`flow/run.sh`:
```
#!/bin/bash
# the make line also repeats each setting of config.mk as NAME=value (left out here)
make -C /OpenROAD-flow-scripts/flow DESIGN_CONFIG=/design/flow/config.mk WORK_HOME=/design/flow/orfs CLKGATE_MAP_FILE= finish
```
`flow/config.mk`:
```
export PLATFORM = sky130hd
export DESIGN_NAME = top_processor
export DESIGN_NICKNAME = top_processor
export VERILOG_FILES = /design/flow/design.v
export SDC_FILE = /design/flow/constraint.sdc
export NUM_CORES = 4
export LEC_CHECK = 0
export ABC_AREA = 0
export CAP_MARGIN = 10
export CELL_PAD_IN_SITES_DETAIL_PLACEMENT = 0
export CELL_PAD_IN_SITES_GLOBAL_PLACEMENT = 2
export CORE_ASPECT_RATIO = 0.82
export CORE_MARGIN = 6
export CORE_UTILIZATION = 37
export CTS_CLUSTER_DIAMETER = 343
export CTS_CLUSTER_SIZE = 23
export GPL_ROUTABILITY_DRIVEN = 0
export MAX_ROUTING_LAYER = met4
export MIN_ROUTING_LAYER = met2
export PLACE_DENSITY = 0.82
export SLEW_MARGIN = 15
```
`flow/constraint.sdc`:
```
create_clock -name core_clock -period 11.0 [get_ports {clk}]
set_input_delay 2.2000 -clock core_clock [delete_from_list [all_inputs] [get_ports {clk}]]
set_output_delay 2.2000 -clock core_clock [all_outputs]
set_load 0.01 [all_outputs]
```
`flow/design.v`:
```
module add_op(input [31:0] A, input [31:0] B, output [31:0] result);
    assign result = A + B;
endmodule
module sub_op(input [31:0] A, input [31:0] B, output [31:0] result);
    assign result = A - B;
endmodule
module and_op(input [31:0] A, input [31:0] B, output [31:0] result);
    assign result = A & B;
endmodule
module or_op(input [31:0] A, input [31:0] B, output [31:0] result);
    assign result = A | B;
endmodule
module xor_op(input [31:0] A, input [31:0] B, output [31:0] result);
    assign result = A ^ B;
endmodule
module nor_op(input [31:0] A, input [31:0] B, output [31:0] result);
    assign result = ~(A | B);
endmodule
module not_op(input [31:0] A, output [31:0] result);
    assign result = ~A;
endmodule
module sll_op(input [31:0] A, input [31:0] B, output [31:0] result);
    assign result = A << B;
endmodule
module srl_op(input [31:0] A, input [31:0] B, output [31:0] result);
    assign result = A >> B;
endmodule
module sra_op(input [31:0] A, input [31:0] B, output [31:0] result);
    assign result = A >> B;
endmodule
module inc_op(input [31:0] A, output [31:0] result);
    assign result = A + 4;
endmodule
module dec_op(input [31:0] A, output [31:0] result);
    assign result = A - 4;
endmodule
module slt_op(input [31:0] A, input [31:0] B, output [31:0] result);
    assign result = (A < B) ? 32'b1 : 32'b0;
endmodule
module sgt_op(input [31:0] A, input [31:0] B, output [31:0] result);
    assign result = (A > B) ? 32'b1 : 32'b0;
endmodule
module lui_op(input [31:0] B, output [31:0] result);
    assign result = {B[15:0], 16'b0};
endmodule
module alu(
    input [31:0] A,
    input [31:0] B,
    input [3:0] opcode,
    output [31:0] result
);
    wire [31:0] add_result;
    wire [31:0] sub_result;
    wire [31:0] and_result;
    wire [31:0] or_result;
    wire [31:0] xor_result;
    wire [31:0] nor_result;
    wire [31:0] not_result;
    wire [31:0] sll_result;
    wire [31:0] srl_result;
    wire [31:0] sra_result;
    wire [31:0] inc_result;
    wire [31:0] dec_result;
    wire [31:0] slt_result;
    wire [31:0] sgt_result;
    wire [31:0] lui_result;
    add_op add(A, B, add_result);
    sub_op sub(A, B, sub_result);
    and_op and_gate(A, B, and_result);
    or_op or_gate(A, B, or_result);
    xor_op xor_gate(A, B, xor_result);
    nor_op nor_gate(A, B, nor_result);
    not_op not_gate(A, not_result);
    sll_op sll(A, B,sll_result);
    srl_op srl(A, B,srl_result);
    sra_op sra(A, B,sra_result);
    inc_op inc(A,  inc_result);
    dec_op dec(A, dec_result);
    slt_op slt(A, B, slt_result);
    sgt_op sgt(A, B, sgt_result);
    lui_op lui(B, lui_result);
    assign result = (opcode == 4'b0000) ? add_result : 
                    (opcode == 4'b0001) ? sub_result :
                    (opcode == 4'b0010) ? and_result :
                    (opcode == 4'b0011) ? or_result :
                    (opcode == 4'b0100) ? xor_result :
                    (opcode == 4'b0101) ? nor_result :
                    (opcode == 4'b0110) ? not_result :
                    (opcode == 4'b0111) ? sll_result :
                    (opcode == 4'b1000) ? srl_result :
                    (opcode == 4'b1001) ? sra_result :
                    (opcode == 4'b1010) ? inc_result :
                    (opcode == 4'b1011) ? dec_result :
                    (opcode == 4'b1100) ? slt_result :
                    (opcode == 4'b1101) ? sgt_result :
                    (opcode == 4'b1110) ? lui_result : 32'b0;
endmodule
module register_bank(
    input clk,
    input rst,
    input [3:0] read_reg1,
    input [3:0] read_reg2,
    input [3:0] write_reg,
    input [31:0] write_data,
    input write_enable,
    output reg [31:0] data_out1,
    output reg [31:0] data_out2,
    output [15:0] output_display
);
    reg [31:0] registers [15:0];  
    reg [15:0] out_display_reg;
    integer i;
    always @(posedge clk or posedge rst) begin
        if (rst) begin
            for (i = 0; i < 16; i = i + 1)
                registers[i] <= (i == 0 || i == 15) ? 32'd0 : i * 10;
        end else if (write_enable) begin
            registers[write_reg] <= write_data;  
        end
    end
    always @(*) begin
        data_out1 = registers[read_reg1];
        data_out2 = registers[read_reg2];
    end
    always @(posedge clk) begin
        out_display_reg <= registers[write_reg][15:0];  
    end
    assign output_display = out_display_reg;
endmodule
module top_processor(
    input clk,
    input rst,
    input [3:0] rx,      
    input [3:0] ry,      
    input [3:0] rz,      
    input [3:0] op,      
    input write_en,      
    output [31:0] result_out   
);
    wire [31:0] operand1;
    wire [31:0] operand2;
    wire [31:0] alu_result;
    reg [31:0] result_reg;
    always @(posedge clk or posedge rst) begin
        if (rst)
            result_reg <= 32'b0;
        else
            result_reg <= alu_result;
    end
    register_bank reg_bank(
        .clk(clk),
        .rst(rst),
        .read_reg1(ry),
        .read_reg2(rz),
        .write_reg(rx),
        .write_data(alu_result),
        .write_enable(write_en),
        .data_out1(operand1),
        .data_out2(operand2),
        .output_display()
    );
    alu alu_unit(
        .A(operand1),
        .B(operand2),
        .opcode(op),
        .result(alu_result)
    );
    assign result_out = result_reg;
endmodule
```
==> results of run 1 <==
==> routing by layer <==
| metal | GRT overflow | global-route usage [%] |
|---|---|---|
| met4 | 131 | 54.9 |
| met5 | - | - |
| met3 | 1874 | 84.3 |
| met1 | - | - |
| met2 | 195 | 73.8 |
==> per-stage QoR <==
step / worst slack (ns) / utilization, % / area (sq um)
CTS: 2.13 / 39.5 / 44200
detailed placement: 1.50 / 38.8 / 43400
global placement: 1.22 / 38.8 / 43400
floorplan: 1.44 / - / 41800
==> flow_metrics.tcl, run 1 <==
# metrics dict for downstream scripts
set metrics [dict create \
    status "aborted with a tool error" \
    failing_step "global routing" \
    firstError "[ERROR GRT-0116] Global routing finished with congestion. Check the congestion regions in the DRC Viewer." \
    ios 51 \
    cts_buffer_depth 3 \
    io_buffers 50 \
    core.rowCount 111 \
    top_area_cell "dfrtp_1" \
    coreArea_sq_um 112000 \
    fa_ha_area_share_pct 2.69 \
    ys_cells 4842 \
    ys_sh_mux_pct 13.0 \
    synthDistinctLibCells 119 \
    edf_count 0 \
    ys_area_sq_um 41800 \
    area_leaders "dfrtp_1 (30%), mux2_2 (7.9%), mux2i_1 (4.0%)" \
    dieArea_sq_um 121000 \
    die_x_microns 383 \
    common_cells "dfrtp_1 (501), nand2_1 (448), nor2_1 (391)" \
    simple_gate_area_share_pct 18.2 \
    cts_sinks 544 \
    cts.htree.levels 1 \
    dieHeight_microns 316 \
    synthesis.area_sq_um 41800 \
    place_inst 6105 \
    fp_util_pct 37.4 \
    cts_buffers 27 \
    syn_inst 4842 \
    yosys_most_used_dff "dfrtp_1" \
    ys.flops 544 \
    xor_share_pct 1.11 \
    dpl.hpwl_microns 159000 \
    top_cell_area_share_pct 30.0 \
    grtUsageTotal_pct 73.2 \
    clockRootBuffer "clkbuf_16" \
    hold_buffers 0 \
    top_logic_kind "AND-OR/OR-AND gates" \
    async_flop_share_pct 100 \
    avgSynthCellArea_sq_um 8.63 \
    seq_area_frac_synth_pct 32.7 \
    cts_setup_buffers 0 \
    aoi_share_pct 25.1 \
    ys_warn_count 3 \
    most_common_cell "dfrtp_1" \
    cts_resized 0 \
    overflow 2200 \
    fp_nets 4951 \
]
==> run 2, diff against run 1 <==
- ABC_AREA: 0 -> 1
- CAP_MARGIN: 10 -> 20
- CELL_PAD_IN_SITES_DETAIL_PLACEMENT: 0 -> unset
- CELL_PAD_IN_SITES_GLOBAL_PLACEMENT: 2 -> unset
- CORE_ASPECT_RATIO: 0.82 -> unset
- CORE_MARGIN: 6 -> 2
- CORE_UTILIZATION: 37 -> 64
- CTS_CLUSTER_DIAMETER: 343 -> unset
- CTS_CLUSTER_SIZE: 23 -> unset
- GPL_ROUTABILITY_DRIVEN: 0 -> unset
- HOLD_SLACK_MARGIN: unset -> 0.05
- MAX_ROUTING_LAYER: met4 -> unset
- PLACE_DENSITY: 0.82 -> unset
- SLEW_MARGIN: 15 -> 25
- clock period: 11.0 -> 8.0 ns (I/O delays scaled with it)
==> flow_metrics.tcl, run 2 <==
# metrics dict for downstream scripts
set metrics [dict create \
    top_cell_area_share_pct 30.8 \
    most_common_cell "nand2_1" \
    cts_buffer_depth 3 \
    synthesis.area_sq_um 40700 \
    ys_sh_mux_pct 0 \
    aoi_share_pct 7.79 \
    grtUsageTotal_pct 100 \
    yosys_most_used_dff "dfrtp_1" \
    ys_area_sq_um 40700 \
    die_x_microns 256 \
    coreArea_sq_um 63000 \
    globalplace.congestion 1.54 \
    failing_step "global routing" \
    syn_inst 6715 \
    fp_nets 6824 \
    avgSynthCellArea_sq_um 6.07 \
    top_area_cell "dfrtp_1" \
    fa_ha_area_share_pct 2.76 \
    clockRootBuffer "clkbuf_16" \
    ys_warn_count 3 \
    fp_util_pct 64.7 \
    dieArea_sq_um 65700 \
    ys_cells 6715 \
    ios 51 \
    async_flop_share_pct 100 \
    area_leaders "dfrtp_1 (31%), nand2_1 (30%), nand3_1 (7.6%)" \
    core.rowCount 92 \
    overflow 1918 \
    common_cells "nand2_1 (3,285), nand3_1 (615), nor2_1 (562)" \
    dpl.hpwl_microns 139000 \
    firstError "[ERROR GRT-0116] Global routing finished with congestion. Check the congestion regions in the DRC Viewer." \
    edf_count 0 \
    cts_sinks 544 \
    synthDistinctLibCells 57 \
    ys.flops 544 \
    top_logic_kind "simple AND/OR/NAND/NOR gates" \
    simple_gate_area_share_pct 47.6 \
    cts_buffers 56 \
    status "aborted with a tool error" \
    dieHeight_microns 256 \
    cts_setup_buffers 0 \
    xor_share_pct 0.774 \
    cts_resized 0 \
    hold_buffers 0 \
    seq_area_frac_synth_pct 33.5 \
    io_buffers 50 \
    place_inst 7501 \
    cts.htree.levels 2 \
]
## run 2: layer usage
metal,track usage (%),GRT overflow
met1,-,-
met4,91.7,276
met5,99.9,165
met2,98.2,376
met3,108,1101
## run 2: through the flow
step | hold WS [ns] | cell area (sq um) | setup slack, ns
after CTS | 0.468 | 44800 | 1.07
after detailed placement | 0.458 | 43000 | 0.492
after global placement | 0.454 | 43000 | 0.408
after floorplan | 0.448 | 40800 | -0.965
==> run 3, diff against run 2 <==
- ABC_AREA: 1 -> unset
- CORE_UTILIZATION: 64 -> 52
- HOLD_SLACK_MARGIN: 0.05 -> unset
- MIN_ROUTING_LAYER: met2 -> unset
- SLEW_MARGIN: 25 -> 20
- clock period: 8.0 -> 6.33 ns (I/O delays scaled with it)
==> flow_metrics.tcl, run 3 <==
# yosys + openroad results
set metrics [dict create \
    status "complete, but fails checks" \
    violations "setup timing" \
    ys.flops 544 \
    seq_area_sq_um 13700 \
    powerSeq_w 0.00657 \
    layout_setup_ws_ns -0.0968 \
    min_path_type "reg -> reg" \
    pwr.group.clock_w 0.00384 \
    overflow 0 \
    vias_per_cell 7.47 \
    crit_path_start "ry[3]" \
    r2r_slack_ns 0.40 \
    period_minus_slack_ns 6.43 \
    yosys_most_used_dff "dfrtp_1" \
    drtIter0Drc 9813 \
    tool_warnings 95 \
    ir_worst_vdd_v 0.000464 \
    worst_path_max_delay_cell "nor3_1" \
    p_leak_nw 22.4 \
    finalSetupTns_ns -1.29 \
    simple_gate_area_share_pct 18.2 \
    p_sw_share_pct 46.1 \
    vias 49000 \
    p_clk_share_pct 16.5 \
    die_x_microns 287 \
    globalplace.congestion 1.17 \
    worstPathRequired_ns 6.85 \
    slew_violations 0 \
    rsz0062_at_grt "no" \
    maxPowerGroup "combinational cells" \
    worstHoldStart "reg_bank.registers[11][5]" \
    setup.worst_path.class "in -> reg" \
    cp_common_cell "buf_4" \
    top_logic_kind "AND-OR/OR-AND gates" \
    start_kind "input port" \
    antenna_found_initial 14 \
    io_buffers 50 \
    dpl_cell_area_sq_um 49400 \
    worstReg2RegStart "reg_bank.registers[10][11]" \
    wire_per_inst_microns 36.5 \
    syn_inst 4842 \
    comb-power_w 0.0128 \
    seq_area_frac_synth_pct 32.7 \
    edf_count 0 \
    wl_microns 239000 \
    area_growth_pct 23.6 \
    fmaxAchievable_mhz 156 \
    ys_cells 4842 \
    grt_pass1_wl_microns 333000 \
    top_area_cell "dfrtp_1" \
    first_global_vias 44800 \
    cts_tree "built" \
    holdPathEnd "reg_bank.registers[11][5]" \
    fp_nets 4951 \
    xor_share_pct 1.11 \
    cts_buffers 57 \
    endpoint_kind "flip-flop" \
    reg2reg_to "reg_bank.registers[6][30]" \
    arrival_ns 6.94 \
    avgSynthCellArea_sq_um 8.63 \
    synthDistinctLibCells 119 \
    ys_sh_mux_pct 13.0 \
    worst_slew_pin_slew_ns 1.28 \
    ant_nets 0 \
    grt_max_degree 175 \
    hold_viol_final 0 \
    p_sw_w 0.0107 \
    ios 51 \
    power_density_nw_per_um2 449 \
    cts_buffer_depth 3 \
    critPathTopFamily "simple AND/OR/NAND/NOR gates" \
    drv_cap 0 \
    fa_ha_area_share_pct 2.69 \
    coreArea_sq_um 79300 \
    finalSetupViolations 16 \
    dpl.hpwl_microns 181000 \
    dieHeight_microns 287 \
    hold_slack_ns 0.497 \
    clockRootBuffer "clkbuf_16" \
    top_cell_area_share_pct 30.0 \
    cp_max_fo 37 \
    power_frac_comb_pct 55.1 \
    aoi_share_pct 25.1 \
    clk_pin_slew_ns 0.06 \
    fin_nets 5557 \
    worstSetupEndpoint "reg_bank.registers[6][30]" \
    synthesis.area_sq_um 41800 \
    async_flop_share_pct 100 \
    area_leaders "dfrtp_1 (30%), mux2_2 (7.9%), mux2i_1 (4.0%)" \
    reg2reg_depth 19 \
    critPathMaxStageDelay_ns 0.59 \
    holdPathStages 2 \
    dieArea_sq_um 82600 \
    ys_area_sq_um 41800 \
    ys_warn_count 3 \
    drcViolationCount 0 \
    crit_chain "buf_4 > buf_12 > nor3_1 > buf_4 > a211oi_1 > nor3_1 > o22a_1 > ha_1 > or3_1 > or4_4 > or3_1 > nor4_2 > o21ai_1 > a31oi_1 > buf_4 > buf_4 > o21ai_1 > and3_1 > o32ai_1 > nand4_1 > buf_4 > mux2_2" \
    grtUsageTotal_pct 56.3 \
    p_int_w 0.0125 \
    cts_sinks 544 \
    cts.htree.levels 2 \
    most_common_cell "dfrtp_1" \
    fp_util_pct 52.7 \
    clock_latency_ns 0.68 \
    layout.area.comb_sq_um 25400 \
    slew_headroom_pct 14.1 \
    finalCritPeriodShare_pct 102 \
    skew_ns 0.0531 \
    seq_power_share_pct 28.3 \
    drtPass1Iterations 15 \
    core.rowCount 103 \
    num-fill-cells 6586 \
    finalInstanceArea_sq_um 51600 \
    path_buffers 6 \
    crit_cells 22 \
    common_cells "dfrtp_1 (501), nand2_1 (448), nor2_1 (391)" \
]
-- run 3: final cells by class --
| cell class | instances | share of cell area, % |
|---|---|---|
| multi-input cells | 3701 | 49.2 |
| clock inverters | 32 | 1.03 |
| inverters | 139 | 1.02 |
| well taps | 1050 | 2.54 |
| repair buffers | 1005 | 16.6 |
| flip-flops and latches | 544 | 26.5 |
| diodes | 17 | 0.0824 |
| clock buffers | 73 | 3.07 |
-- run 3: timing repair --
action,CTS,global route
setup endpoints to repair,0,85
hold buffers,0,0
setup buffers,0,0
gates resized,0,9
-- run 3: layer usage --
layer / track usage, % / share of wire (%)
met1: 73.6 / 37
met2: 72.2 / 37
met3: 31.1 / 19
met4: 31.5 / 7.7
met5: 0.814 / 0.16
-- run 3: stage by stage --
step | setup slack [ns] | power [W] | utilization, % | instances
6_report | -0.0968 | 0.0232 | 65.2 | 6561
5_1_grt | 0.00162 | 0.0237 | 65.1 | 6545
4_1_cts | 0.144 | 0.0223 | 65.0 | 6544
3_5_place_dp | -0.483 | 0.0184 | 62.4 | 6439
3_3_place_gp | -0.667 | 0.0182 | 62.3 | 6438
2_1_floorplan | -2.30 | 0.0120 | - | 4842
==> run 4, diff against run 3 <==
- ABC_AREA: unset -> 0
- CAP_MARGIN: 20 -> 10
- CELL_PAD_IN_SITES_DETAIL_PLACEMENT: unset -> 0
- CELL_PAD_IN_SITES_GLOBAL_PLACEMENT: unset -> 0
- CORE_ASPECT_RATIO: unset -> 0.82
- CORE_MARGIN: 2 -> 6
- CORE_UTILIZATION: 52 -> 37
- CTS_CLUSTER_DIAMETER: unset -> 107
- GPL_ROUTABILITY_DRIVEN: unset -> 0
- MAX_ROUTING_LAYER: unset -> met4
- MIN_ROUTING_LAYER: unset -> met2
- PLACE_DENSITY: unset -> 0.82
- SLEW_MARGIN: 20 -> 15
- clock period: 6.33 -> 11.0 ns (I/O delays scaled with it)
==> flow_metrics.tcl, run 4 <==
# metrics dict for downstream scripts
set metrics [dict create \
    top_cell_area_share_pct 30.0 \
    ys_warn_count 3 \
    most_common_cell "dfrtp_1" \
    seq_area_frac_synth_pct 32.7 \
    common_cells "dfrtp_1 (501), nand2_1 (448), nor2_1 (391)" \
    failing_step "global routing" \
    firstError "[ERROR GRT-0116] Global routing finished with congestion. Check the congestion regions in the DRC Viewer." \
    aoi_share_pct 25.1 \
    fa_ha_area_share_pct 2.69 \
    cts_buffers 49 \
    ys_area_sq_um 41800 \
    fp_nets 4951 \
    edf_count 0 \
    overflow 4031 \
    grtUsageTotal_pct 69.5 \
    dieHeight_microns 316 \
    ys_cells 4842 \
    coreArea_sq_um 112000 \
    fp_util_pct 37.4 \
    cts_buffer_depth 3 \
    yosys_most_used_dff "dfrtp_1" \
    status "aborted with a tool error" \
    ys_sh_mux_pct 13.0 \
    io_buffers 50 \
    core.rowCount 111 \
    cts_resized 0 \
    xor_share_pct 1.11 \
    dieArea_sq_um 121000 \
    synthesis.area_sq_um 41800 \
    die_x_microns 383 \
    simple_gate_area_share_pct 18.2 \
    cts_sinks 544 \
    ios 51 \
    top_area_cell "dfrtp_1" \
    dpl.hpwl_microns 137000 \
    cts.htree.levels 2 \
    synthDistinctLibCells 119 \
    clockRootBuffer "clkbuf_16" \
    top_logic_kind "AND-OR/OR-AND gates" \
    syn_inst 4842 \
    avgSynthCellArea_sq_um 8.63 \
    ys.flops 544 \
    cts_setup_buffers 0 \
    area_leaders "dfrtp_1 (30%), mux2_2 (7.9%), mux2i_1 (4.0%)" \
    async_flop_share_pct 100 \
    hold_buffers 0 \
]
run 4: per-stage QoR:
stage,cell area [sq um],setup slack (ns),utilization (%),power (W),cells
2_1_floorplan,41800,1.44,-,0.00689,4842
3_3_place_gp,42900,1.53,38.4,0.00878,6052
3_5_place_dp,42900,1.50,38.4,0.00894,6052
4_1_cts,44500,2.00,39.8,0.0108,6143
run 4: routing by layer:
metal	overflow	track usage, %
met1	-	-
met3	2714	80.9
met5	-	-
met2	789	69.8
met4	528	51.1
==> run 5, diff against run 4 <==
- ABC_AREA: 0 -> unset
- CAP_MARGIN: 10 -> 20
- CELL_PAD_IN_SITES_DETAIL_PLACEMENT: 0 -> 2
- CELL_PAD_IN_SITES_GLOBAL_PLACEMENT: 0 -> unset
- CORE_ASPECT_RATIO: 0.82 -> unset
- CORE_MARGIN: 6 -> 2
- CORE_UTILIZATION: 37 -> 40
- CTS_CLUSTER_DIAMETER: 107 -> unset
- CTS_CLUSTER_SIZE: unset -> 45
- GPL_ROUTABILITY_DRIVEN: 0 -> unset
- MIN_ROUTING_LAYER: met2 -> unset
- PLACE_DENSITY: 0.82 -> unset
- PLACE_DENSITY_LB_ADDON: unset -> 0.27
- SETUP_SLACK_MARGIN: unset -> -0.65
- SLEW_MARGIN: 15 -> 20
- TNS_END_PERCENT: unset -> 20
- clock period: 11.0 -> 8.47 ns (I/O delays scaled with it)
==> flow_metrics.tcl, run 5 <==
# yosys + openroad results
set metrics [dict create \
    ios 51 \
    holdPathStages 2 \
    p_sw_share_pct 50.2 \
    top_logic_kind "AND-OR/OR-AND gates" \
    wl_microns 275000 \
    antenna_found_initial 25 \
    cts_sinks 544 \
    fin_nets 5003 \
    fa_ha_area_share_pct 2.69 \
    tool_warnings 89 \
    drcViolationCount 0 \
    ys_sh_mux_pct 13.0 \
    syn_inst 4842 \
    vias_per_cell 7.57 \
    avgSynthCellArea_sq_um 8.63 \
    seq_power_share_pct 30.7 \
    reg2reg_to "reg_bank.registers[3][30]" \
    die_x_microns 327 \
    dieArea_sq_um 107000 \
    crit_path_start "ry[3]" \
    p_leak_nw 19.4 \
    comb-power_w 0.00865 \
    cts_buffers 57 \
    top_cell_area_share_pct 30.0 \
    clockRootBuffer "clkbuf_16" \
    grtUsageTotal_pct 51.6 \
    ir_worst_vdd_v 0.000213 \
    fmaxAchievable_mhz 126 \
    drtPass1Iterations 9 \
    layout.area.comb_sq_um 25300 \
    seq_area_frac_synth_pct 32.7 \
    finalSetupViolations 0 \
    dieHeight_microns 327 \
    rsz0062_at_grt "no" \
    synthDistinctLibCells 119 \
    finalCritPeriodShare_pct 94.0 \
    ant_nets 0 \
    setup.worst_path.class "in -> reg" \
    powerSeq_w 0.00506 \
    power_density_nw_per_um2 349 \
    holdPathEnd "reg_bank.registers[12][5]" \
    common_cells "dfrtp_1 (501), nand2_1 (448), nor2_1 (391)" \
    grt_max_degree 125 \
    start_kind "input port" \
    pre_cts_slack_ns 0.388 \
    critPathTopFamily "AND-OR/OR-AND gates" \
    layout_setup_ws_ns 0.505 \
    aoi_share_pct 25.1 \
    area_leaders "dfrtp_1 (30%), mux2_2 (7.9%), mux2i_1 (4.0%)" \
    yosys_most_used_dff "dfrtp_1" \
    slew_headroom_pct 10.5 \
    fp_nets 4951 \
    cts_resized 0 \
    drv_cap 0 \
    wire_per_inst_microns 43.2 \
    dpl.hpwl_microns 194000 \
    power_frac_comb_pct 52.6 \
    worst_path_max_delay_cell "mux2i_1" \
    cp_common_cell "buf_4" \
    cts_buffer_depth 3 \
    pwr.group.clock_w 0.00274 \
    worstReg2RegStart "reg_bank.registers[9][2]" \
    core.rowCount 118 \
    p_sw_w 0.00826 \
    crit_chain "buf_4 > buf_4 > mux2i_1 > nor2_1 > o41ai_1 > a21oi_2 > buf_4 > ha_1 > a21oi_1 > nor2_1 > a2111oi_2 > o31ai_1 > buf_4 > o31ai_1 > o21ai_1 > or2_2 > o2111ai_1 > nand4_1 > buf_4 > mux2_2" \
    worstHoldStart "reg_bank.registers[12][5]" \
    async_flop_share_pct 100 \
    cts_tree "built" \
    most_common_cell "dfrtp_1" \
    final_core_util_pct 45.5 \
    ys_warn_count 3 \
    clock_latency_ns 0.70 \
    slew_violations 0 \
    arrival_ns 8.50 \
    cp_max_fo 51 \
    io_buffers 50 \
    hold_buffers 0 \
    crit_cells 20 \
    fp_util_pct 40.4 \
    worstSetupEndpoint "reg_bank.registers[3][30]" \
    first_global_vias 50000 \
    num-fill-cells 11200 \
    synthesis.area_sq_um 41800 \
    worst_slew_pin_slew_ns 1.34 \
    maxPowerGroup "combinational cells" \
    xor_share_pct 1.11 \
    drtIter0Drc 6831 \
    skew_ns 0.0560 \
    ys.flops 544 \
    globalplace.congestion 1.10 \
    cts.htree.levels 2 \
    path_buffers 5 \
    r2r_slack_ns 2.13 \
    min_path_type "reg -> reg" \
    reg2reg_depth 18 \
    area_growth_pct 12.8 \
    p_int_w 0.00819 \
    endpoint_kind "flip-flop" \
    edf_count 0 \
    clk_pin_slew_ns 0.07 \
    ys_cells 4842 \
    period_minus_slack_ns 7.96 \
    hold_slack_ns 0.508 \
    hold_viol_final 0 \
    top_area_cell "dfrtp_1" \
    ys_area_sq_um 41800 \
    worstPathRequired_ns 9.01 \
    seq_area_sq_um 13700 \
    cts_setup_buffers 0 \
    critPathMaxStageDelay_ns 0.71 \
    simple_gate_area_share_pct 18.2 \
    coreArea_sq_um 103000 \
    vias 48200 \
    status "complete, no violations" \
    overflow 0 \
    p_clk_share_pct 16.7 \
    grt_pass1_wl_microns 385000 \
]
-- run 5: metrics by stage --
step                setup TNS (ns)  total power (W)  instance area, sq um  cells
floorplan                  -295.00          0.00895                 41800   4842
global placement                 0           0.0125                 45000   6215
detailed placement               0           0.0130                 45100   6215
CTS                              0           0.0159                 47000   6322
global route                     0           0.0168                 47100   6351
finish                           0           0.0164                 47100   6362
-- run 5: final cells by class --
class | instances | area share [%]
diodes | 40 | 0.212
clock buffers | 83 | 3.49
clock inverters | 24 | 0.619
inverters | 139 | 1.12
multi-input cells | 3701 | 53.8
flip-flops and latches | 544 | 29.0
well taps | 1380 | 3.66
repair buffers | 451 | 8.10
-- run 5: metal layers --
| layer | routed length (microns) | vias to the layer above | GRT usage [%] | part of all wire (%) |
|---|---|---|---|---|
| li1 | - | 18100 | - | - |
| met1 | 94800 | 24100 | 55.8 | 34 |
| met2 | 117000 | 4036 | 74.7 | 42 |
| met3 | 31400 | 1864 | 17.2 | 11 |
| met4 | 32300 | 0 | 47.4 | 12 |
| met5 | 0 | - | - | 0 |
==> run 6, diff against run 5 <==
- CELL_PAD_IN_SITES_DETAIL_PLACEMENT: 2 -> unset
- CORE_UTILIZATION: 40 -> 46
- CTS_CLUSTER_SIZE: 45 -> unset
- MAX_ROUTING_LAYER: met4 -> unset
- PLACE_DENSITY_LB_ADDON: 0.27 -> unset
- SETUP_SLACK_MARGIN: -0.65 -> unset
- TNS_END_PERCENT: 20 -> unset
- clock period: 8.47 -> 4.15 ns (I/O delays scaled with it)
==> flow_metrics.tcl, run 6 <==
# yosys + openroad results
set metrics [dict create \
    holdPathEnd "reg_bank.registers[1][23]" \
    hold_buffers 0 \
    ys_area_sq_um 41800 \
    wl_microns 270000 \
    ys_cells 4842 \
    start_kind "input port" \
    first_global_vias 49000 \
    finalInstanceArea_sq_um 62400 \
    endpoint_kind "flip-flop" \
    dpl.hpwl_microns 197000 \
    vias_per_cell 6.99 \
    rsz0062_at_grt "yes" \
    arrival_ns 5.85 \
    synthesis.area_sq_um 41800 \
    holdPathStages 2 \
    skew_ns 0.0456 \
    finalSetupViolations 544 \
    fin_nets 6366 \
    dieArea_sq_um 93300 \
    pre_cts_slack_ns -2.47 \
    cts.htree.levels 2 \
    fmaxAchievable_mhz 190 \
    clockRootBuffer "clkbuf_16" \
    ys.flops 544 \
    power_frac_comb_pct 63.6 \
    aoi_share_pct 25.1 \
    path_buffers 10 \
    globalplace.congestion 1.14 \
    pwr.group.clock_w 0.00585 \
    core.rowCount 110 \
    min_path_type "reg -> reg" \
    clk_pin_slew_ns 0.06 \
    worstReg2RegStart "reg_bank.registers[4][12]" \
    tool_warnings 87 \
    seq_power_share_pct 22.6 \
    final_cell_count_no_fill 7495 \
    comb-power_w 0.0271 \
    drv_cap 0 \
    cts_buffers 56 \
    worst_slew_pin_slew_ns 1.10 \
    reg2reg_depth 20 \
    drcViolationCount 0 \
    worstPathRequired_ns 4.73 \
    dieHeight_microns 305 \
    edf_count 0 \
    xor_share_pct 1.11 \
    yosys_most_used_dff "dfrtp_1" \
    status "complete, but fails checks" \
    reg2reg_to "reg_bank.registers[1][30]" \
    coreArea_sq_um 90000 \
    grt_pass1_wl_microns 368000 \
    drtPass1Iterations 17 \
    cts_buffer_depth 3 \
    simple_gate_area_share_pct 18.2 \
    antenna_found_initial 19 \
    cp_max_fo 5 \
    finalCritPeriodShare_pct 127 \
    ys_sh_mux_pct 13.0 \
    p_clk_share_pct 13.7 \
    critPathTopFamily "simple AND/OR/NAND/NOR gates" \
    common_cells "dfrtp_1 (501), nand2_1 (448), nor2_1 (391)" \
    wire_per_inst_microns 36.0 \
    ys_warn_count 3 \
    die_x_microns 305 \
    seq_area_frac_synth_pct 32.7 \
    clock_latency_ns 0.67 \
    crit_cells 27 \
    p_sw_share_pct 44.8 \
    cts_tree "built" \
    async_flop_share_pct 100 \
    drtIter0Drc 9699 \
    critPathMaxStageDelay_ns 0.53 \
    synthDistinctLibCells 119 \
    worst_path_max_delay_cell "or4_4" \
    top_cell_area_share_pct 30.0 \
    vias 52400 \
    r2r_slack_ns -1.04 \
    ant_nets 0 \
    hold_viol_final 0 \
    layout_setup_ws_ns -1.12 \
    dpl_cell_area_sq_um 55400 \
    fp_nets 4951 \
    top_logic_kind "AND-OR/OR-AND gates" \
    slew_headroom_pct 26.4 \
    most_common_cell "dfrtp_1" \
    fp_util_pct 46.4 \
    worstHoldStart "reg_bank.registers[1][23]" \
    area_leaders "dfrtp_1 (30%), mux2_2 (7.9%), mux2i_1 (4.0%)" \
    crit_path_start "ry[3]" \
    io_buffers 50 \
    period_minus_slack_ns 5.27 \
    syn_inst 4842 \
    fa_ha_area_share_pct 2.69 \
    ios 51 \
    slew_violations 0 \
    violations "setup timing" \
    cts_sinks 544 \
    p_int_w 0.0235 \
    avgSynthCellArea_sq_um 8.63 \
    overflow 0 \
    place_inst 7207 \
    power_density_nw_per_um2 682 \
    grt_max_degree 102 \
    grtUsageTotal_pct 55.1 \
    ir_worst_vdd_v 0.000655 \
    p_leak_nw 27.6 \
    hold_slack_ns 0.493 \
    maxPowerGroup "combinational cells" \
    setup.worst_path.class "in -> reg" \
    powerSeq_w 0.00964 \
    top_area_cell "dfrtp_1" \
    area_growth_pct 49.4 \
    p_sw_w 0.0191 \
    worstSetupEndpoint "reg_bank.registers[6][31]" \
]
run 6: cell type report:
class                           count  area, sq um
Clock inverter                     29          473
Fill cell                        7049        27600
Tap cell                         1176         1470
Sequential cell                   544        13700
Inverter                          139          561
Clock buffer                       77         1590
Timing Repair Buffer             1811        16200
Antenna cell                       14         35.0
Multi-Input combinational cell   3705        28400
run 6: through the flow:
stage               TNS [ns]  power [W]  util (%)
floorplan           -2640.47     0.0194         -
detailed placement  -1047.75     0.0318      61.6
CTS                  -363.50     0.0396      67.3
finish               -435.81     0.0426      69.4
global placement    -1064.72     0.0315      61.5
global route         -446.51     0.0435      69.3
run 6: per-layer routing:
layer  global-route usage, %  vias to the layer above  part of all wire [%]
li1                        -                    20900                     -
met1                    72.3                    25100                    37
met2                    70.4                     5060                    36
met3                    30.0                     1316                    19
met4                    31.3                       26                   7.9
met5                   0.517                        -                 0.091
run 6: what timing repair did:
| action | 4_1_cts | 5_1_grt |
|---|---|---|
| cloned | 16 | 11 |
| endpoints found under the setup margin | 544 | 544 |
| pin swaps | 56 | 90 |
| setup buffers | 106 | 57 |
| resized | 370 | 313 |
==> run 7, diff against run 6 <==
- CORE_UTILIZATION: 46 -> 40
- SETUP_SLACK_MARGIN: unset -> 1.6
- clock period: 4.15 -> 7.97 ns (I/O delays scaled with it)
==> flow_metrics.tcl, run 7 <==
# yosys + openroad results
set metrics [dict create \
    clk_pin_slew_ns 0.06 \
    route.met2.wl_microns 96100 \
    hold_buffers 0 \
    ys_warn_count 3 \
    async_flop_share_pct 100 \
    setup.worst_path.class "in -> reg" \
    dieArea_sq_um 107000 \
    fmaxAchievable_mhz 155 \
    finalCritPeriodShare_pct 80.7 \
    p_sw_share_pct 48.0 \
    skew_ns 0.0590 \
    fp_util_pct 40.4 \
    critPathTopFamily "AND-OR/OR-AND gates" \
    top_area_cell "dfrtp_1" \
    area_leaders "dfrtp_1 (30%), mux2_2 (7.9%), mux2i_1 (4.0%)" \
    ys_cells 4842 \
    first_global_vias 41900 \
    comb-power_w 0.00877 \
    xor_share_pct 1.11 \
    simple_gate_area_share_pct 18.2 \
    grt_pass1_wl_microns 328000 \
    clock_latency_ns 0.69 \
    ios 51 \
    p_leak_nw 19.8 \
    p_sw_w 0.00824 \
    tool_warnings 94 \
    fin_nets 5027 \
    period_minus_slack_ns 6.43 \
    drv_cap 0 \
    worstSetupEndpoint "reg_bank.registers[2][14]" \
    wl_met3_microns 29300 \
    crit_path_start "rz[0]" \
    ys.flops 544 \
    fa_ha_area_share_pct 2.69 \
    holdPathEnd "reg_bank.registers[11][5]" \
    cp_max_fo 41 \
    slew_violations 0 \
    overflow 0 \
    seq_area_sq_um 13700 \
    min_path_type "reg -> reg" \
    core.rowCount 118 \
    worstPathRequired_ns 8.47 \
    worst_slew_pin_slew_ns 1.32 \
    cts_tree "built" \
    endpoint_kind "flip-flop" \
    fp_nets 4951 \
    final_cell_count_no_fill 6360 \
    globalplace.congestion 1.13 \
    ys_area_sq_um 41800 \
    critPathMaxStageDelay_ns 0.51 \
    syn_inst 4842 \
    wl_microns 237000 \
    cts_buffer_depth 3 \
    avgSynthCellArea_sq_um 8.63 \
    crit_cells 17 \
    pwr.group.clock_w 0.00305 \
    vias 45000 \
    p_int_w 0.00891 \
    worstHoldStart "reg_bank.registers[11][5]" \
    rsz0062_at_grt "no" \
    start_kind "input port" \
    clockRootBuffer "clkbuf_16" \
    antenna_found_initial 12 \
    yosys_most_used_dff "dfrtp_1" \
    ys_sh_mux_pct 13.0 \
    finalSetupViolations 0 \
    p_clk_share_pct 17.8 \
    r2r_slack_ns 2.40 \
    reg2reg_to "result_reg[28]" \
    most_common_cell "dfrtp_1" \
    drcViolationCount 0 \
    die_x_microns 327 \
    cts.htree.levels 3 \
    hold_viol_final 0 \
    common_cells "dfrtp_1 (501), nand2_1 (448), nor2_1 (391)" \
    ir_worst_vdd_v 0.000268 \
    ant_nets 0 \
    synthesis.area_sq_um 41800 \
    drtIter0Drc 7441 \
    seq_area_frac_synth_pct 32.7 \
    top_layer_used "met5" \
    crit_chain "buf_12 > buf_12 > nor2_4 > buf_4 > o221a_2 > a2111o_1 > o22a_2 > buf_6 > mux2i_2 > a21o_1 > o21ai_1 > o211ai_1 > a31oi_1 > a2111o_1 > a221oi_2 > buf_4 > o21ai_0" \
    synthDistinctLibCells 119 \
    wl_met1_microns 89400 \
    seq_power_share_pct 31.1 \
    worstReg2RegStart "reg_bank.registers[4][12]" \
    slew_headroom_pct 10.7 \
    top_cell_area_share_pct 30.0 \
    num-fill-cells 10100 \
    power.total_w 0.0172 \
    dpl.hpwl_microns 175000 \
    place_inst 6209 \
    grt_max_degree 176 \
    cts_buffers 66 \
    area_growth_pct 15.5 \
    wire_per_inst_microns 37.2 \
    power_frac_comb_pct 51.1 \
    cts_sinks 544 \
    grtUsageTotal_pct 42.9 \
    worst_path_max_delay_cell "a2111o_1" \
    reg2reg_depth 21 \
    layout.area.comb_sq_um 26000 \
    top_logic_kind "AND-OR/OR-AND gates" \
    power_density_nw_per_um2 355 \
    status "complete, no violations" \
    path_buffers 5 \
    powerSeq_w 0.00534 \
    maxPowerGroup "combinational cells" \
    dieHeight_microns 327 \
    arrival_ns 6.93 \
    coreArea_sq_um 103000 \
    aoi_share_pct 25.1 \
    holdPathStages 2 \
    edf_count 0 \
    vias_per_cell 7.08 \
    io_buffers 50 \
    drtPass1Iterations 7 \
]
-- run 7: layout make-up --
cell class                 count  area share (%)
clock buffer                  88            3.82
multi-input combinational   3701            53.9
sequential                   544            28.3
tap                         1380            3.58
clock inverter                30           0.676
antenna                       12          0.0622
inverter                     139            1.10
timing repair buffer         466            8.56
-- run 7: what timing repair did --
| item | 4_1_cts | 5_1_grt |
|---|---|---|
| resized | 48 | 117 |
| cloned | 0 | 2 |
| pin swaps | 4 | 17 |
| buffers inserted | 5 | 12 |
| setup endpoints to repair | 488 | 476 |
-- run 7: metal layers --
metal / vias up / GRT usage, %
li1: 18200 / -
met1: 22000 / 54.5
met2: 3703 / 61.1
met3: 1143 / 14.0
met4: 16 / 30.6
met5: - / 0
-- run 7: stage by stage --
step	utilization (%)	TNS, ns	worst slack (ns)	instance area (sq um)	hold WS (ns)
floorplan	-	-495.40	-0.989	42200	0.456
global route	46.6	0	1.55	48200	0.512
global placement	43.6	0	0.115	45100	0.472
detailed placement	43.6	0	0.103	45100	0.476
CTS	46.0	0	1.61	47600	0.489
finish	46.6	0	1.54	48300	0.485
==> run 8, diff against run 7 <==
- ABC_AREA: unset -> 0
- CELL_PAD_IN_SITES_GLOBAL_PLACEMENT: unset -> 0
- CORE_ASPECT_RATIO: unset -> 0.76
- CORE_UTILIZATION: 40 -> 72
- CTS_CLUSTER_DIAMETER: unset -> 360
- CTS_CLUSTER_SIZE: unset -> 44
- MAX_ROUTING_LAYER: unset -> met4
- PLACE_DENSITY_LB_ADDON: unset -> 0.3
- SETUP_SLACK_MARGIN: 1.6 -> 1.69
- SLEW_MARGIN: 20 -> 15
- clock period: 7.97 -> 6.46 ns (I/O delays scaled with it)
==> flow_metrics.tcl, run 8 <==
# metrics dict for downstream scripts
set metrics [dict create \
    yosys_most_used_dff "dfrtp_1" \
    cts.htree.levels 1 \
    area_leaders "dfrtp_1 (30%), mux2_2 (7.9%), mux2i_1 (4.0%)" \
    io_buffers 50 \
    dpl_cell_area_sq_um 46500 \
    dieArea_sq_um 60000 \
    ys.flops 544 \
    simple_gate_area_share_pct 18.2 \
    common_cells "dfrtp_1 (501), nand2_1 (448), nor2_1 (391)" \
    synthDistinctLibCells 119 \
    avgSynthCellArea_sq_um 8.63 \
    top_logic_kind "AND-OR/OR-AND gates" \
    hold_buffers 0 \
    top_cell_area_share_pct 30.0 \
    fp_util_pct 73.2 \
    fa_ha_area_share_pct 2.69 \
    edf_count 0 \
    dieHeight_microns 214 \
    globalplace.congestion 1.46 \
    grtUsageTotal_pct 99.8 \
    clockRootBuffer "clkbuf_16" \
    failing_step "global routing" \
    ios 51 \
    ys_warn_count 3 \
    seq_area_frac_synth_pct 32.7 \
    die_x_microns 280 \
    aoi_share_pct 25.1 \
    dpl.hpwl_microns 150000 \
    top_area_cell "dfrtp_1" \
    overflow 2810 \
    core.rowCount 76 \
    synthesis.area_sq_um 41800 \
    firstError "[ERROR GRT-0116] Global routing finished with congestion. Check the congestion regions in the DRC Viewer." \
    fp_nets 4951 \
    xor_share_pct 1.11 \
    cts_buffers 16 \
    ys_cells 4842 \
    syn_inst 4842 \
    ys_sh_mux_pct 13.0 \
    status "aborted with a tool error" \
    coreArea_sq_um 57100 \
    cts_sinks 544 \
    cts_buffer_depth 3 \
    most_common_cell "dfrtp_1" \
    async_flop_share_pct 100 \
    place_inst 5780 \
    ys_area_sq_um 41800 \
]
[run 8: routing by layer]
| metal | overflow | GRT usage [%] |
|---|---|---|
| met3 | 541 | 96.6 |
| met1 | 578 | 98.4 |
| met5 | - | - |
| met4 | 583 | 97.1 |
| met2 | 1108 | 105 |
[run 8: what timing repair did]
| item | CTS |
|---|---|
| endpoints found under the setup margin | 544 |
| resized | 698 |
| gates cloned | 46 |
| setup buffers | 213 |
| pin swaps | 150 |
[run 8: stage by stage]
step	setup WS [ns]	setup TNS [ns]	utilization (%)	power, W
3_3_place_gp	-0.253	-8.82	81.5	0.0163
3_5_place_dp	-0.391	-18.22	81.5	0.0167
4_1_cts	0.844	0	92.7	0.0210
2_1_floorplan	-2.20	-1106.32	-	0.0121
==> run 9, diff against run 8 <==
- CELL_PAD_IN_SITES_GLOBAL_PLACEMENT: 0 -> 1
- CORE_MARGIN: 2 -> 10
- CORE_UTILIZATION: 72 -> 31
- CTS_CLUSTER_DIAMETER: 360 -> unset
- CTS_CLUSTER_SIZE: 44 -> unset
- PLACE_DENSITY: unset -> 0.78
- PLACE_DENSITY_LB_ADDON: 0.3 -> unset
- SETUP_SLACK_MARGIN: 1.69 -> 1.93
- clock period: 6.46 -> 11.0 ns (I/O delays scaled with it)
==> flow_metrics.tcl, run 9 <==
# yosys + openroad results
set metrics [dict create \
    status "complete, no violations" \
    min_path_type "reg -> reg" \
    dpl.hpwl_microns 178000 \
    yosys_most_used_dff "dfrtp_1" \
    worstSetupEndpoint "reg_bank.registers[7][30]" \
    xor_share_pct 1.11 \
    cts_resized 0 \
    slew_headroom_pct 10.8 \
    fin_nets 4822 \
    powerSeq_w 0.00386 \
    wl_microns 241000 \
    cts_sinks 544 \
    seq_power_share_pct 33.2 \
    final_core_util_pct 34.2 \
    coreArea_sq_um 134000 \
    vias_per_cell 6.66 \
    dpl_cell_area_sq_um 44000 \
    drtIter0Drc 8107 \
    r2r_slack_ns 4.38 \
    simple_gate_area_share_pct 18.2 \
    critPathMaxStageDelay_ns 1.07 \
    crit_chain "buf_4 > buf_4 > nor2b_1 > a222oi_1 > a21oi_1 > buf_4 > inv_1 > ha_1 > ha_1 > nor3_1 > a2111oi_2 > o31ai_1 > o31ai_1 > o21ai_1 > o22ai_1 > o32ai_1 > nand4_1 > buf_4 > mux2_2" \
    dieArea_sq_um 150000 \
    avgSynthCellArea_sq_um 8.63 \
    ys_sh_mux_pct 13.0 \
    globalplace.congestion 1.09 \
    top_area_cell "dfrtp_1" \
    ir_worst_vdd_v 0.000118 \
    vias 43700 \
    cts_buffer_depth 3 \
    fp_util_pct 31.2 \
    p_sw_share_pct 49.9 \
    area_leaders "dfrtp_1 (30%), mux2_2 (7.9%), mux2i_1 (4.0%)" \
    endpoint_kind "flip-flop" \
    async_flop_share_pct 100 \
    skew_ns 0.0334 \
    maxPowerGroup "combinational cells" \
    reg2reg_to "reg_bank.registers[7][30]" \
    ant_nets 0 \
    ios 51 \
    fa_ha_area_share_pct 2.69 \
    rsz0062_at_grt "no" \
    core.rowCount 117 \
    start_kind "input port" \
    p_clk_share_pct 16.2 \
    edf_count 0 \
    most_common_cell "dfrtp_1" \
    reg2reg_depth 17 \
    die_x_microns 441 \
    synthesis.area_sq_um 41800 \
    worstHoldStart "reg_bank.registers[12][5]" \
    setup.worst_path.class "in -> reg" \
    path_buffers 5 \
    cts_tree "built" \
    overflow 0 \
    pre_cts_slack_ns 1.41 \
    worstReg2RegStart "reg_bank.registers[11][11]" \
    cts_setup_buffers 0 \
    ys_warn_count 3 \
    wire_per_inst_microns 36.7 \
    cp_common_cell "buf_4" \
    clk_pin_slew_ns 0.07 \
    aoi_share_pct 25.1 \
    tool_warnings 88 \
    holdPathEnd "reg_bank.registers[12][5]" \
    crit_cells 19 \
    layout_setup_ws_ns 1.85 \
    cts_buffers 49 \
    clockRootBuffer "clkbuf_16" \
    ys_cells 4842 \
    p_int_w 0.00583 \
    comb-power_w 0.00588 \
    grt_pass1_wl_microns 332000 \
    antenna_found_initial 22 \
    first_global_vias 39900 \
    power.total_w 0.0116 \
    finalInstanceArea_sq_um 45800 \
    period_minus_slack_ns 9.15 \
    ys_area_sq_um 41800 \
    hold_buffers 0 \
    pwr.group.clock_w 0.00188 \
    synthDistinctLibCells 119 \
    clock_latency_ns 0.66 \
    drv_cap 0 \
    holdPathStages 2 \
    cp_max_fo 40 \
    worstPathRequired_ns 11.52 \
    num-fill-cells 14000 \
    arrival_ns 9.67 \
    seq_area_frac_synth_pct 32.7 \
    top_cell_area_share_pct 30.0 \
    ys.flops 544 \
    fmaxAchievable_mhz 109 \
    worst_slew_pin_slew_ns 1.33 \
    drcViolationCount 0 \
    grt_max_degree 167 \
    p_sw_w 0.00580 \
    finalCritPeriodShare_pct 83.2 \
    dieHeight_microns 340 \
    drtPass1Iterations 8 \
    finalSetupTns_ns 0 \
    fp_nets 4951 \
    io_buffers 50 \
    power_frac_comb_pct 50.6 \
    slew_violations 0 \
    grtUsageTotal_pct 31.6 \
    common_cells "dfrtp_1 (501), nand2_1 (448), nor2_1 (391)" \
    worst_path_max_delay_cell "o31ai_1" \
    crit_path_start "ry[3]" \
    syn_inst 4842 \
    power_density_nw_per_um2 254 \
    critPathTopFamily "AND-OR/OR-AND gates" \
    hold_viol_final 0 \
    top_logic_kind "AND-OR/OR-AND gates" \
    p_leak_nw 18.3 \
    finalSetupViolations 0 \
    area_growth_pct 9.54 \
    cts.htree.levels 2 \
]
## run 9: metal layers
| metal | global-route usage (%) | up-vias | routed length, microns |
|---|---|---|---|
| met5 | - | - | 0 |
| met4 | 9.59 | 0 | 8630 |
| met3 | 11.4 | 547 | 35100 |
| met2 | 40.3 | 3568 | 92200 |
| met1 | 45.3 | 21800 | 105000 |
| li1 | - | 17800 | - |
## run 9: area by class of cell
cell class                      count  area, sq um  area share (%)
Antenna cell                       31         77.6           0.169
Sequential cell                   544        13700            29.9
Clock inverter                     28          265           0.579
Inverter                          139          526            1.15
Timing Repair Buffer              278         2250            4.91
Multi-Input combinational cell   3701        25300            55.3
Clock buffer                       64         1430            3.11
Tap cell                         1785         2230            4.88
## run 9: stage by stage
stage	hold WS [ns]	cells
floorplan	0.456	4842
detailed placement	0.482	6445
global placement	0.473	6442
CTS	0.498	6537
finish	0.496	6570
global route	0.523	6565
==> run 10, diff against run 9 <==
- ABC_AREA: 0 -> 1
- CELL_PAD_IN_SITES_GLOBAL_PLACEMENT: 1 -> unset
- CORE_ASPECT_RATIO: 0.76 -> unset
- CORE_MARGIN: 10 -> 2
- CORE_UTILIZATION: 31 -> 64
- MAX_ROUTING_LAYER: met4 -> unset
- PLACE_DENSITY: 0.78 -> unset
- SETUP_SLACK_MARGIN: 1.93 -> unset
- SLEW_MARGIN: 15 -> 20
- TNS_END_PERCENT: unset -> 10
- clock period: 11.0 -> 2.79 ns (I/O delays scaled with it)
==> flow_metrics.tcl, run 10 <==
# metrics dict for downstream scripts
set metrics [dict create \
    async_flop_share_pct 100 \
    die_x_microns 256 \
    core.rowCount 92 \
    simple_gate_area_share_pct 47.6 \
    globalplace.congestion 1.21 \
    ys_warn_count 3 \
    top_cell_area_share_pct 30.8 \
    edf_count 0 \
    ys_area_sq_um 40700 \
    top_area_cell "dfrtp_1" \
    xor_share_pct 0.774 \
    dpl.hpwl_microns 153000 \
    ios 51 \
    fp_nets 6824 \
    ys.flops 544 \
    area_leaders "dfrtp_1 (31%), nand2_1 (30%), nand3_1 (7.6%)" \
    coreArea_sq_um 63000 \
    dieArea_sq_um 65700 \
    aoi_share_pct 7.79 \
    fp_util_pct 64.7 \
    common_cells "nand2_1 (3,285), nand3_1 (615), nor2_1 (562)" \
    dieHeight_microns 256 \
    overflow 3 \
    status "aborted with a tool error" \
    yosys_most_used_dff "dfrtp_1" \
    synthesis.area_sq_um 40700 \
    synthDistinctLibCells 57 \
    most_common_cell "nand2_1" \
    cts_buffers 57 \
    cts.htree.levels 2 \
    grtUsageTotal_pct 80.5 \
    seq_area_frac_synth_pct 33.5 \
    ys_cells 6715 \
    cts_buffer_depth 3 \
    firstError "[ERROR GRT-0232] Routing congestion too high. Check the congestion heatmap in the GUI." \
    ys_sh_mux_pct 0 \
    syn_inst 6715 \
    cts_sinks 544 \
    fa_ha_area_share_pct 2.76 \
    place_inst 8622 \
    clockRootBuffer "clkbuf_16" \
    failing_step "global routing" \
    avgSynthCellArea_sq_um 6.07 \
    top_logic_kind "simple AND/OR/NAND/NOR gates" \
    io_buffers 50 \
]
run 10: metrics by stage:
step | total power, W | cell area, sq um | setup WS (ns)
3_3_place_gp | 0.0341 | 53000 | -2.90
2_1_floorplan | 0.0224 | 40800 | -5.13
4_1_cts | 0.0439 | 55700 | -1.74
3_5_place_dp | 0.0348 | 53000 | -3.00
run 10: per-layer routing:
layer,overflow,GRT usage (%)
met5,0,46.9
met4,2,78.6
met3,0,67.7
met2,1,93.6
met1,0,81.3
run 10: timing repair:
action	CTS
hold buffers	0
endpoints found under the hold margin	0
gates cloned	1
setup buffers	13
gates resized	149
pin swaps	37
endpoints found under the setup margin	544
==> run 11, diff against run 10 <==
- CAP_MARGIN: 20 -> 30
- CELL_PAD_IN_SITES_DETAIL_PLACEMENT: unset -> 0
- CELL_PAD_IN_SITES_GLOBAL_PLACEMENT: unset -> 1
- CTS_CLUSTER_SIZE: unset -> 95
- GPL_TIMING_DRIVEN: unset -> 0
- HOLD_SLACK_MARGIN: unset -> 0.05
- MIN_ROUTING_LAYER: unset -> met2
- PLACE_DENSITY_LB_ADDON: unset -> 0.13
- SLEW_MARGIN: 20 -> 25
- TNS_END_PERCENT: 10 -> 90
- clock period: 2.79 -> 8.0 ns (I/O delays scaled with it)
==> flow_metrics.tcl, run 11 <==
# metrics dict for downstream scripts
set metrics [dict create \
    die_x_microns 256 \
    synthesis.area_sq_um 40700 \
    core.rowCount 92 \
    firstError "[ERROR FLW-0024] Place density exceeds 1.0 (current PLACE_DENSITY_LB_ADDON =  0.13). Please check if the value of  PLACE_DENSITY_LB_ADDON is between 0 and 0.99." \
    seq_area_frac_synth_pct 33.5 \
    ys_area_sq_um 40700 \
    fp_nets 6824 \
    common_cells "nand2_1 (3,285), nand3_1 (615), nor2_1 (562)" \
    top_cell_area_share_pct 30.8 \
    xor_share_pct 0.774 \
    failing_step "global placement without I/O" \
    ys_warn_count 3 \
    dieHeight_microns 256 \
    top_logic_kind "simple AND/OR/NAND/NOR gates" \
    coreArea_sq_um 63000 \
    area_leaders "dfrtp_1 (31%), nand2_1 (30%), nand3_1 (7.6%)" \
    simple_gate_area_share_pct 47.6 \
    fp_util_pct 64.7 \
    dieArea_sq_um 65700 \
    most_common_cell "nand2_1" \
    ys_cells 6715 \
    fa_ha_area_share_pct 2.76 \
    top_area_cell "dfrtp_1" \
    aoi_share_pct 7.79 \
    ys.flops 544 \
    ys_sh_mux_pct 0 \
    status "aborted with a tool error" \
    edf_count 0 \
    synthDistinctLibCells 57 \
    avgSynthCellArea_sq_um 6.07 \
    async_flop_share_pct 100 \
    yosys_most_used_dff "dfrtp_1" \
    syn_inst 6715 \
]
==> run 12, diff against run 11 <==
- CAP_MARGIN: 30 -> 25
- CELL_PAD_IN_SITES_DETAIL_PLACEMENT: 0 -> 2
- CELL_PAD_IN_SITES_GLOBAL_PLACEMENT: 1 -> unset
- CORE_UTILIZATION: 64 -> 28
- CTS_CLUSTER_SIZE: 95 -> 45
- HOLD_SLACK_MARGIN: 0.05 -> unset
- MAX_ROUTING_LAYER: unset -> met5
- PLACE_DENSITY_LB_ADDON: 0.13 -> 0.02
- SETUP_SLACK_MARGIN: unset -> -0.65
- SLEW_MARGIN: 25 -> 0
- TNS_END_PERCENT: 90 -> 95
- clock period: 8.0 -> 8.47 ns (I/O delays scaled with it)
==> flow_metrics.tcl, run 12 <==
# metrics dict for downstream scripts
set metrics [dict create \
    status "aborted with a tool error" \
    failing_step "global routing" \
    firstError "[ERROR GRT-0116] Global routing finished with congestion. Check the congestion regions in the DRC Viewer." \
    place_inst 8769 \
    ys.flops 544 \
    fa_ha_area_share_pct 2.76 \
    coreArea_sq_um 144000 \
    ios 51 \
    aoi_share_pct 7.79 \
    top_logic_kind "simple AND/OR/NAND/NOR gates" \
    synthesis.area_sq_um 40700 \
    cts_buffer_depth 3 \
    clockRootBuffer "clkbuf_16" \
    syn_inst 6715 \
    dpl.hpwl_microns 264000 \
    ys_cells 6715 \
    hold_buffers 0 \
    synthDistinctLibCells 57 \
    cts.htree.levels 3 \
    die_x_microns 385 \
    fp_nets 6824 \
    seq_area_frac_synth_pct 33.5 \
    cts_buffers 74 \
    ys_warn_count 3 \
    io_buffers 49 \
    ys_area_sq_um 40700 \
    common_cells "nand2_1 (3,285), nand3_1 (615), nor2_1 (562)" \
    async_flop_share_pct 100 \
    overflow 463 \
    grtUsageTotal_pct 75.1 \
    cts_sinks 544 \
    fp_util_pct 28.3 \
    edf_count 0 \
    xor_share_pct 0.774 \
    core.rowCount 139 \
    area_leaders "dfrtp_1 (31%), nand2_1 (30%), nand3_1 (7.6%)" \
    top_area_cell "dfrtp_1" \
    yosys_most_used_dff "dfrtp_1" \
    pre_cts_slack_ns -1.67 \
    ys_sh_mux_pct 0 \
    globalplace.congestion 1.16 \
    top_cell_area_share_pct 30.8 \
    simple_gate_area_share_pct 47.6 \
    dieArea_sq_um 149000 \
    most_common_cell "nand2_1" \
    avgSynthCellArea_sq_um 6.07 \
    dieHeight_microns 385 \
    dpl_cell_area_sq_um 45200 \
]
run 12: per-layer routing:
metal	track usage, %	GRT overflow
met1	-	-
met2	79.7	35
met5	59.0	54
met4	53.3	29
met3	84.3	345
run 12: stage by stage:
stage                     power [W]  hold WS [ns]  util [%]  setup TNS, ns
after CTS                    0.0142         0.476      33.2         -66.69
after detailed placement     0.0107         0.464      31.4        -432.42
after global placement       0.0105         0.459      30.3       -3715.27
after floorplan             0.00738         0.448         -        -295.00
run 12: repair_timing:
item,4_1_cts
pin swaps,0
endpoints found under the setup margin,34
resized,3
setup buffers,2
==> run 13, diff against run 12 <==
- CAP_MARGIN: 25 -> 20
- CELL_PAD_IN_SITES_DETAIL_PLACEMENT: 2 -> unset
- CORE_ASPECT_RATIO: unset -> 0.92
- CORE_UTILIZATION: 28 -> 52
- CTS_CLUSTER_SIZE: 45 -> unset
- GPL_TIMING_DRIVEN: 0 -> unset
- MAX_ROUTING_LAYER: met5 -> unset
- MIN_ROUTING_LAYER: met2 -> unset
- PLACE_DENSITY_LB_ADDON: 0.02 -> unset
- SETUP_SLACK_MARGIN: -0.65 -> 0.95
- SLEW_MARGIN: 0 -> 20
- TNS_END_PERCENT: 95 -> unset
- clock period: 8.47 -> 6.33 ns (I/O delays scaled with it)
==> flow_metrics.tcl, run 13 <==
# yosys + openroad results
set metrics [dict create \
    status "complete, no violations" \
    drtPass1Iterations 10 \
    io_buffers 50 \
    critPathTopFamily "simple AND/OR/NAND/NOR gates" \
    slew_violations 0 \
    layout_setup_ws_ns 1.03 \
    power_frac_comb_pct 51.5 \
    power.total_w 0.0188 \
    p_int_w 0.0101 \
    setup.worst_path.class "in -> reg" \
    pwr.group.clock_w 0.00355 \
    ys_sh_mux_pct 0 \
    fmaxAchievable_mhz 189 \
    grtUsageTotal_pct 54.2 \
    async_flop_share_pct 100 \
    wl_met1_microns 80300 \
    worst_path_max_delay_cell "buf_4" \
    tool_warnings 94 \
    cp_max_fo 17 \
    top_layer_used "met5" \
    synthDistinctLibCells 57 \
    rsz0062_at_grt "no" \
    route.met2.wl_microns 83100 \
    drv_cap 0 \
    powerSeq_w 0.00556 \
    seq_area_frac_synth_pct 33.5 \
    endpoint_kind "flip-flop" \
    dieHeight_microns 273 \
    start_kind "input port" \
    ys_warn_count 3 \
    drcViolationCount 0 \
    synthesis.area_sq_um 40700 \
    cts_buffers 57 \
    coreArea_sq_um 77600 \
    crit_cells 29 \
    aoi_share_pct 7.79 \
    clk_pin_slew_ns 0.07 \
    skew_ns 0.0384 \
    overflow 0 \
    finalCritPeriodShare_pct 83.7 \
    worstSetupEndpoint "reg_bank.registers[8][29]" \
    cts.htree.levels 2 \
    r2r_slack_ns 1.89 \
    p_sw_w 0.00871 \
    holdPathEnd "reg_bank.registers[9][1]" \
    fp_util_pct 52.5 \
    xor_share_pct 0.774 \
    pre_cts_slack_ns -0.466 \
    globalplace.congestion 1.17 \
    antenna_found_initial 12 \
    first_global_vias 48300 \
    fin_nets 7314 \
    area_leaders "dfrtp_1 (31%), nand2_1 (30%), nand3_1 (7.6%)" \
    power_density_nw_per_um2 370 \
    ys.flops 544 \
    worstHoldStart "reg_bank.registers[9][1]" \
    crit_path_start "ry[0]" \
    dpl.hpwl_microns 155000 \
    reg2reg_depth 28 \
    dieArea_sq_um 80600 \
    wire_per_inst_microns 26.9 \
    core.rowCount 98 \
    syn_inst 6715 \
    period_minus_slack_ns 5.30 \
    cts_sinks 544 \
    holdPathStages 2 \
    ios 51 \
    yosys_most_used_dff "dfrtp_1" \
    ir_worst_vdd_v 0.000357 \
    reg2reg_to "reg_bank.registers[9][10]" \
    wl_microns 223000 \
    edf_count 0 \
    slew_headroom_pct 16.4 \
    hold_viol_final 0 \
    worstPathRequired_ns 6.89 \
    p_sw_share_pct 46.3 \
    clock_latency_ns 0.67 \
    top_area_cell "dfrtp_1" \
    worstReg2RegStart "reg_bank.registers[3][30]" \
    area_growth_pct 24.5 \
    cp_common_cell "nand2_1" \
    clockRootBuffer "clkbuf_16" \
    top_logic_kind "simple AND/OR/NAND/NOR gates" \
    fp_nets 6824 \
    p_clk_share_pct 18.9 \
    grt_max_degree 174 \
    p_leak_nw 26.9 \
    fa_ha_area_share_pct 2.76 \
    ys_cells 6715 \
    cts_tree "built" \
    vias 52300 \
    cts_buffer_depth 3 \
    maxPowerGroup "combinational cells" \
    grt_pass1_wl_microns 320000 \
    min_path_type "reg -> reg" \
    ant_nets 0 \
    finalSetupViolations 0 \
    wl_met3_microns 41400 \
    path_buffers 5 \
    worst_slew_pin_slew_ns 1.25 \
    ys_area_sq_um 40700 \
    arrival_ns 5.86 \
    avgSynthCellArea_sq_um 6.07 \
    simple_gate_area_share_pct 47.6 \
    die_x_microns 296 \
    common_cells "nand2_1 (3,285), nand3_1 (615), nor2_1 (562)" \
    top_cell_area_share_pct 30.8 \
    drtIter0Drc 10600 \
    critPathMaxStageDelay_ns 0.38 \
    most_common_cell "nand2_1" \
    seq_power_share_pct 29.6 \
    comb-power_w 0.00967 \
    vias_per_cell 6.29 \
]
-- run 13: per-layer routing --
layer | track usage [%] | vias up
met5 | 0.178 | -
met4 | 33.9 | 14
met3 | 24.4 | 1306
met2 | 71.5 | 5059
met1 | 71.4 | 23600
li1 | - | 22300
-- run 13: what timing repair did --
action / in CTS / in global routing
setup endpoints to repair: 544 / 535
buffers inserted: 9 / 16
gates resized: 67 / 107
pin swaps: 12 / 28
hold buffers: 0 / 0
gates cloned: 1 / 2
-- run 13: final cells by class --
type	instances	area, sq um
clock inverters	19	264
repair buffers	770	7340
diodes	6	15.0
flip-flops and latches	544	13700
well taps	1050	1310
multi-input cells	5406	24900
fillers	7131	26900
inverters	426	1610
clock buffers	89	1680
-- run 13: per-stage QoR --
stage	cell area [sq um]	util, %	hold WS [ns]	cells	TNS, ns
final	50700	65.4	0.475	8310	0
after global routing	50700	65.4	0.485	8304	0
after CTS	50100	64.6	0.469	8284	0
after detailed placement	47800	61.6	0.461	8166	-104.73
after global placement	47800	61.6	0.455	8166	-90.20
after floorplan	40800	-	0.448	6715	-1162.89
Power figures rest on the tool's default switching activity, not on a simulated workload.
